Setup of run A:
Design main, start of the top module:
module main(clk, rst, ena, state_0, cells);
parameter N = 16;  
parameter M = N + 2;  
input wire clk;
input wire rst;
input wire ena;
input wire [N*N-1:0] state_0;
output logic [N*N-1:0] cells;
wire [M*M-1:0] bordered_cells_q;  
wire [M*M-1:0] bordered_cells_d;
logic [M*M-1:0] bordered_cells_0;  
function int cell_index(int i, int j);
  cell_index = M*j + i;
endfunction
generate
  genvar i;
  genvar j;
  for (i = 0; i < M; i = i + 1) begin : cells_x
    for (j = 0; j < M; j = j + 1) begin : cells_y
      if ( (i > 0) && (i < (M-1)) && (j > 0) && (j < (M-1)) ) begin
        assign bordered_cells_0[cell_index(i, j)] = state_0[N*(j-1) + (i-1)];
        conway_cell CELL(
          .clk(clk), .rst(rst), .ena(ena),
          .neighbors({
            bordered_cells_q[cell_index(i-1, j-1)],
            bordered_cells_q[cell_index(i-1, j  )],
            bordered_cells_q[cell_index(i-1, j+1)],
            bordered_cells_q[cell_index(i  , j+1)],
            bordered_cells_q[cell_index(i+1, j+1)],
            bordered_cells_q[cell_index(i+1, j  )],
            bordered_cells_q[cell_index(i+1, j-1)],
            bordered_cells_q[cell_index(i  , j-1)]
          }),
          .state_0(bordered_cells_0[cell_index(i, j)]),
          .state_d(bordered_cells_d[cell_index(i, j)]),
  ...
==> flow/config.mk <==
export PLATFORM = sky130hd
export DESIGN_NAME = main
export DESIGN_NICKNAME = main
export VERILOG_FILES = /design/flow/design.v
export SDC_FILE = /design/flow/constraint.sdc
export NUM_CORES = 4
export LEC_CHECK = 0
export CAP_MARGIN = 0
export CORE_MARGIN = 2
export CORE_UTILIZATION = 72
export CTS_CLUSTER_DIAMETER = 68
export CTS_CLUSTER_SIZE = 34
export MIN_ROUTING_LAYER = met1
export SETUP_SLACK_MARGIN = -0.2
export SLEW_MARGIN = 20
export TNS_END_PERCENT = 5
==> flow/constraint.sdc <==
create_clock -name core_clock -period 3.24 [get_ports {clk}]
set_input_delay 0.6480 -clock core_clock [delete_from_list [all_inputs] [get_ports {clk}]]
set_output_delay 0.6480 -clock core_clock [all_outputs]
set_load 0.01 [all_outputs]
run.sh (not shown) runs the stock make flow with config.mk's settings and CLKGATE_MAP_FILE=.
To summarise run A: no stage aborted, but the layout did not pass its checks, failing on negative setup slack.
For run B, these inputs were changed with respect to run A:
- CORE_UTILIZATION now 64, was 72
- CAP_MARGIN now 30, was 0
- MAX_ROUTING_LAYER now met4, previously not set
- TNS_END_PERCENT no longer set, was 5
- SETUP_SLACK_MARGIN no longer set, was -0.2
- the clock period (ns, I/O delays scaled along) now 2.23, was 3.24
### Flow results
In run B the implementation ran to completion but is not tape-out ready, as the final checks report negative setup slack. Run A → run B: final routed wire length divided by cell count shows a reduction of 3.3%. Per the comparison of run B with run A, clock latency on the worst-skew pair now sits at about the same level; hold slack now sits lower; worst setup slack now sits lower; via count of the first global-routing pass now sits lower.

Starting RTL as in the previous note.
## main
module main(clk, rst, ena, state_0, cells);
parameter N = 16;  
parameter M = N + 2;  
input wire clk;
input wire rst;
input wire ena;
input wire [N*N-1:0] state_0;
output logic [N*N-1:0] cells;
wire [M*M-1:0] bordered_cells_q;  
wire [M*M-1:0] bordered_cells_d;
logic [M*M-1:0] bordered_cells_0;  
function int cell_index(int i, int j);
  cell_index = M*j + i;
endfunction
generate
  genvar i;
  genvar j;
  for (i = 0; i < M; i = i + 1) begin : cells_x
    for (j = 0; j < M; j = j + 1) begin : cells_y
      if ( (i > 0) && (i < (M-1)) && (j > 0) && (j < (M-1)) ) begin
        assign bordered_cells_0[cell_index(i, j)] = state_0[N*(j-1) + (i-1)];
        conway_cell CELL(
          .clk(clk), .rst(rst), .ena(ena),
          .neighbors({
            bordered_cells_q[cell_index(i-1, j-1)],
            bordered_cells_q[cell_index(i-1, j  )],
            bordered_cells_q[cell_index(i-1, j+1)],
            bordered_cells_q[cell_index(i  , j+1)],
            bordered_cells_q[cell_index(i+1, j+1)],
            bordered_cells_q[cell_index(i+1, j  )],
            bordered_cells_q[cell_index(i+1, j-1)],
            bordered_cells_q[cell_index(i  , j-1)]
          }),
          .state_0(bordered_cells_0[cell_index(i, j)]),
          .state_d(bordered_cells_d[cell_index(i, j)]),
          .state_q(bordered_cells_q[cell_index(i, j)])
        );
      end else begin  
        assign bordered_cells_0[cell_index(i,j)] = 1'b0;
        assign bordered_cells_q[cell_index(i,j)] = bordered_cells_0[cell_index(i,j)];
        assign bordered_cells_d[cell_index(i,j)] = 0;
      end
    end
  end
  for (i = 0; i < N; i = i + 1) begin : unborder
    always_comb begin
        cells[N*(i+1)-1:N*i] = bordered_cells_q[M*(i+2)-2:M*(i+1)+1];
    end
  end
endgenerate
endmodule
clock: 3.29 ns
lec_check: 0
cap_margin: 20
core_margin: 2
core_utilization: 70
cts_cluster_size: 37
max_routing_layer: met4
setup_slack_margin: 0.87
slew_margin: 20
The first run stopped in global routing on DPL-0038.
Next try:
Settings changed: CORE_UTILIZATION 70 to 63, CTS_CLUSTER_SIZE 37 to default, PLACE_DENSITY from default to 0.6, SETUP_SLACK_MARGIN 0.87 to default, SLEW_MARGIN 20 to 35.
Clock period 3.29 ns to 3.1 ns, I/O delays scaled along.
Outcome: This time the run finished with negative setup slack left. Area after synthesis is unchanged. Synthesized cell count does not change. Die area came out higher by 11%.
Next try:
Settings changed: CORE_UTILIZATION 63 to 70, CTS_CLUSTER_SIZE from default to 37, PLACE_DENSITY 0.6 to default, SETUP_SLACK_MARGIN from default to 0.88, SLEW_MARGIN 35 to 20.
Clock period 3.1 ns to 3.29 ns, I/O delays scaled along.
=> The changed run never finished: it broke off in global routing; die size decreases by roughly a tenth; synthesized cell count is unchanged; area after synthesis stays the same.
Next try:
Settings changed: SETUP_SLACK_MARGIN 0.88 to -0.21.
Outcome: With this change the flow finished with negative setup slack left. Area after synthesis stays the same. Die area does not change. Synthesized cell count does not change.
